==> flow/design.v <==
module sync 
( 
    input  logic CLKip, 
    input  logic SIGi,
    output logic SIGo
);
    logic meta_sig;
    always_ff @(posedge CLKip) meta_sig <= SIGi;
    always_ff @(posedge CLKip) SIGo     <= meta_sig;
endmodule
module mem 
    # ( 
    parameter DATA_WIDTH = 32
    ) (
    input  logic                  CLKip,
    input  logic                  RDi,       
    input  logic                  WEi,     
    input  logic [DATA_WIDTH-1:0] DATAi,
    output logic [DATA_WIDTH-1:0] Qo
);
	logic [DATA_WIDTH-1:0] ram;
	always_ff @(posedge CLKip) if (WEi) ram <= DATAi;
	always_ff @(posedge CLKip) if (RDi) Qo <= ram;
endmodule
`timescale 1ns/1ps
module uart_rx 
    # (
    parameter FREQ_CLK  = 100_000_000,  
    parameter DATA_WDTH = 8          
    ) (
    input   wire                    CLKip,  
    input   wire                    RSTi,  
    input   wire                    RXi,  
    input   wire                    BAUD_RATE_RDi,  
    input   wire                    BAUD_RATE_WEi,  
    input   logic [31:0]            BAUD_RATEi,  
    output  logic                   DONEo,  
    output  logic                   READYo,  
    output  logic [DATA_WDTH-1:0]   DATAo  
    );
    int unsigned                    baud_rate;  
    int unsigned                    bit_cntr;  
    int unsigned                    half_bit_cntr;  
    logic                           half_rx_strb;  
    logic                           rx_strb;  
    int unsigned                    clk_count;  
    logic [$clog2(DATA_WDTH+1)-1:0] bit_idx;   
    logic [DATA_WDTH-1:0]           data;  
    logic                           rx;  
    logic                           rst;  
    logic                           done;  
    logic                           ready;  
    logic                           baud_rate_read;  
    logic                           baud_rate_we;  
    int unsigned                    br;  
    sync rx_stab (.CLKip (CLKip), .SIGi (RXi), .SIGo (rx));
    sync rst_stab (.CLKip (CLKip), .SIGi (RSTi), .SIGo (rst));
    sync br_we_stab (.CLKip (CLKip), .SIGi (BAUD_RATE_WEi), .SIGo (baud_rate_we));
    sync br_rd_stab (.CLKip (CLKip), .SIGi (BAUD_RATE_RDi), .SIGo (baud_rate_read));
    mem baud_rate_mem (
        .CLKip  (CLKip),
        .RDi    (baud_rate_read),  
        .WEi    (baud_rate_we),
        .DATAi  (baud_rate), 
        .Qo     (br)
        );
    typedef enum logic [1:0] {       
        IDLE    = 2'h0,
        START   = 2'h1,
        RECEIVE = 2'h2,
        STOP    = 2'h3
    } statetype;
    statetype STATE;
    always_comb begin: calc_bit_value
        baud_rate = BAUD_RATEi;
        bit_cntr = FREQ_CLK / baud_rate;
        half_bit_cntr = bit_cntr >> 1;
    end
always @(posedge CLKip) begin: strobe_logic
    if (rst) begin
        clk_count <= 0;
        half_rx_strb <= 0;
        rx_strb <= 0;
    end else begin
        case (STATE)
            IDLE: begin
                clk_count <= 0;
                half_rx_strb <= 0;
                rx_strb <= 0;
            end
            START: begin
                if (clk_count == half_bit_cntr) begin
                    half_rx_strb <= 1;
                    clk_count <= 0;
                end
                else begin
                    half_rx_strb <= 0;
                    clk_count <= clk_count + 1;
                end                
            end
            RECEIVE: begin
                if (clk_count == bit_cntr) begin
                    rx_strb <= 1;
                    clk_count <= 0;
                end
                else begin
                    rx_strb <= 0;
                    clk_count <= clk_count + 1;
                end                  
            end
            STOP: begin
                if (clk_count == bit_cntr) begin
                    rx_strb <= 1;
                    clk_count <= 0;
                end
                else begin
                    rx_strb <= 0;
                    clk_count <= clk_count + 1;
                end                  
            end  
            default: begin
                clk_count <= 0;
            end
        endcase
    end
end
    always_ff @(posedge CLKip) begin: fsm_uart_rx
        if (rst) begin
            bit_idx     <= 0;
            STATE       <= IDLE;
            done        <= 0;
        end
        else begin
            case (STATE)
                IDLE: begin
                    ready          <= 1;
                    if (rx == 1'b0) STATE <= rx ? IDLE : START;
                end
                START: begin
                    ready          <= 0;
                    done           <= 0;
                    if (half_rx_strb) begin
                        STATE <= rx ? IDLE : RECEIVE;
                    end
                    else begin 
                        STATE <= START;
                    end
                end
                RECEIVE: begin
                    if (rx_strb) begin
                        /*verilator lint_off WIDTHTRUNC*/                        
                        data[bit_idx] <= rx;
                        /*verilator lint_on WIDTHTRUNC*/
                        if (bit_idx < DATA_WDTH-1) begin 
                            bit_idx <= bit_idx + 1;
                        end
                        else begin 
                            bit_idx <= 0;
                            STATE   <= STOP;
                            done    <= 1;
                        end 
                    end
                    else begin
                        STATE <= RECEIVE;
                    end  
                end
                STOP: begin
                    if (rx_strb) STATE <= rx_strb ? IDLE : STOP;
                end
                default: begin
                    STATE <= IDLE;
                end 
            endcase            
        end   
    end 
    always_comb begin: set_out
        DATAo = data;
        READYo = ready;
        DONEo = done;
    end
endmodule
`timescale 1ns/1ps
module fifo #(
    parameter DATA_WIDTH = 8,
    parameter FIFO_DEPTH = 16,
    parameter LOG2_DEPTH = $clog2(FIFO_DEPTH)
) (
    input  logic                     CLKip,
    input  logic                     RSTi,
    input  logic                     WEi,
    input  logic [DATA_WIDTH-1:0]    DATAi,
    input  logic                     RDi,
    output logic [DATA_WIDTH-1:0]    DATAo,
    output logic                     FULLo,
    output logic                     EMPTYo
);
    logic [DATA_WIDTH-1:0] memory [0:FIFO_DEPTH-1];
    logic [LOG2_DEPTH:0]   count;
    logic [LOG2_DEPTH-1:0] wr_ptr;
    logic [LOG2_DEPTH-1:0] rd_ptr;
    logic [1:0] count_state;
    always_ff @(posedge CLKip or posedge RSTi) begin
        if (RSTi) begin
            wr_ptr  <= '0;
            rd_ptr  <= '0;
            count   <= '0;
            count_state <= '0;
        end 
        else begin
            if (WEi && !FULLo) begin: write
                wr_ptr <= (wr_ptr == '1) ? 0 : wr_ptr + 1;
            end
            if (RDi && !EMPTYo) begin: read
                rd_ptr <= (rd_ptr == '1) ? 0 : rd_ptr + 1;
            end
            case ({WEi && !FULLo, RDi && !EMPTYo})
                2'b01:   count <= count - 1;
                2'b10:   count <= count + 1;
                2'b11:   count <= count;
                default: count <= count;
            endcase
        end
    end
    always_ff @(posedge CLKip) begin
        if (!RSTi && WEi && !FULLo) memory[wr_ptr] <= DATAi;
        if (!RSTi && RDi && !EMPTYo) DATAo <= memory[rd_ptr];
    end
    always_comb begin: status
        FULLo  = (count == FIFO_DEPTH);
        EMPTYo = (count == 0);
    end
endmodule
`timescale 1ns/1ps
module uart #(
    parameter CLK_FREQ = 100_000_000,   
    parameter DATA_WIDTH = 8,           
    parameter FIFO_DEPTH = 16           
) (
    input  logic                    CLKip,        
    input  logic                    RSTi,         
    input  logic                    RXi,          
    input  logic [31:0]             BAUD_RATEi,   
    input  logic                    BAUD_RATE_WEi,  
    input  logic                    BAUD_RATE_RDi,  
    output logic                    DONEo,
    output logic [DATA_WIDTH-1:0]   DATAo,  
    output logic                    EMPTYo,   
    output logic                    FULLo     
);
    logic [DATA_WIDTH-1:0] data;
    logic done;
    logic ready;
    logic RDi;
    always_ff @(posedge CLKip) begin
        RDi <= 1;
        DONEo <=done;
    end
    uart_rx #(
        .FREQ_CLK       (CLK_FREQ),
        .DATA_WDTH      (DATA_WIDTH)
    ) uart_rx_inst (
        .CLKip          (CLKip),
        .RSTi           (RSTi),
        .RXi            (RXi),
        .BAUD_RATEi     (BAUD_RATEi),
        .BAUD_RATE_WEi  (BAUD_RATE_WEi),
        .BAUD_RATE_RDi  (BAUD_RATE_RDi),
        .DONEo          (done),
        .READYo         (ready),
        .DATAo          (data)
    );
    fifo #(
        .DATA_WIDTH     (DATA_WIDTH),
        .FIFO_DEPTH     (FIFO_DEPTH)
    ) fifo_inst (
        .CLKip          (CLKip),
        .RSTi           (RSTi),
        .WEi            (done),        
        .DATAi          (data),      
        .RDi            (RDi),          
        .DATAo          (DATAo),      
        .FULLo          (FULLo),      
        .EMPTYo         (EMPTYo)     
    );
endmodule
==> flow/config.mk <==
export PLATFORM = sky130hd
export DESIGN_NAME = uart
export DESIGN_NICKNAME = uart
export VERILOG_FILES = /design/flow/design.v
export SDC_FILE = /design/flow/constraint.sdc
export NUM_CORES = 4
export LEC_CHECK = 0
export ABC_AREA = 1
export CAP_MARGIN = 20
export CELL_PAD_IN_SITES_DETAIL_PLACEMENT = 0
export CELL_PAD_IN_SITES_GLOBAL_PLACEMENT = 0
export CORE_ASPECT_RATIO = 0.94
export CORE_MARGIN = 2
export CORE_UTILIZATION = 65
export CTS_CLUSTER_SIZE = 34
export GPL_TIMING_DRIVEN = 1
export HOLD_SLACK_MARGIN = 0.28
export SETUP_SLACK_MARGIN = -0.56
export SLEW_MARGIN = 40
export TNS_END_PERCENT = 90
==> flow/constraint.sdc <==
create_clock -name core_clock -period 64.2 [get_ports {CLKip}]
set_input_delay 12.8400 -clock core_clock [delete_from_list [all_inputs] [get_ports {CLKip}]]
set_output_delay 12.8400 -clock core_clock [all_outputs]
set_load 0.01 [all_outputs]
run.sh (not shown) runs the stock make flow with config.mk's settings and CLKGATE_MAP_FILE=.
The starting point ended with an error in clock tree synthesis on DPL-0038.
Edit:
- CORE_ASPECT_RATIO: 0.94 -> 1.45
- CORE_UTILIZATION: 65 -> 72
- CTS_CLUSTER_DIAMETER: not set -> 288
- CTS_CLUSTER_SIZE: 34 -> 59
- HOLD_SLACK_MARGIN: 0.28 -> -0.09
- PLACE_DENSITY: not set -> 0.35
- SETUP_SLACK_MARGIN: -0.56 -> 2.45
- TNS_END_PERCENT: 90 -> 20
- clock period: 64.2 -> 35.0 ns (I/O delays scaled with it)
The changed run stopped in detailed placement.
Die area went down by about 10%.
Synthesized cell count stays the same.
Synthesized area is unchanged.
Edit:
- ABC_AREA: 1 -> not set
- CELL_PAD_IN_SITES_DETAIL_PLACEMENT: 0 -> not set
- CELL_PAD_IN_SITES_GLOBAL_PLACEMENT: 0 -> not set
- CORE_ASPECT_RATIO: 1.45 -> not set
- CORE_MARGIN: 2 -> 7
- CORE_UTILIZATION: 72 -> 40
- CTS_CLUSTER_DIAMETER: 288 -> 147
- CTS_CLUSTER_SIZE: 59 -> not set
- GPL_TIMING_DRIVEN: 1 -> not set
- HOLD_SLACK_MARGIN: -0.09 -> not set
- PLACE_DENSITY: 0.35 -> 0.6
- SETUP_SLACK_MARGIN: 2.45 -> not set
- TNS_END_PERCENT: 20 -> not set
- clock period: 35.0 -> 163.0 ns (I/O delays scaled with it)
Outcome: With this change the flow ran to the end with no violations. Synthesized area went up by 6.9%. Die area went up by 100%. Synthesized cell count went down by 5.3%.
Edit:
- ABC_AREA: not set -> 1
- CORE_MARGIN: 7 -> 2
- CORE_UTILIZATION: 40 -> 58
- CTS_CLUSTER_DIAMETER: 147 -> not set
- CTS_CLUSTER_SIZE: not set -> 72
- PLACE_DENSITY: 0.6 -> not set
- SLEW_MARGIN: 40 -> 20
- clock period: 163.0 -> 65.2 ns (I/O delays scaled with it)
Result: Now the flow failed in global routing; synthesized cell count rises by 5.6%; die area falls by 39%; area after synthesis falls by 6.4%.
Edit:
- ABC_AREA: 1 -> not set
- CORE_UTILIZATION: 58 -> 45
- CTS_CLUSTER_SIZE: 72 -> not set
- SETUP_SLACK_MARGIN: not set -> 0.53
- clock period: 65.2 -> 62.0 ns (I/O delays scaled with it)
This time the run completed, yet does not pass: setup timing.
Die size is higher by 37%.
Synthesized cell count is lower by 5.3%.
Synthesized area is higher by about 7%.
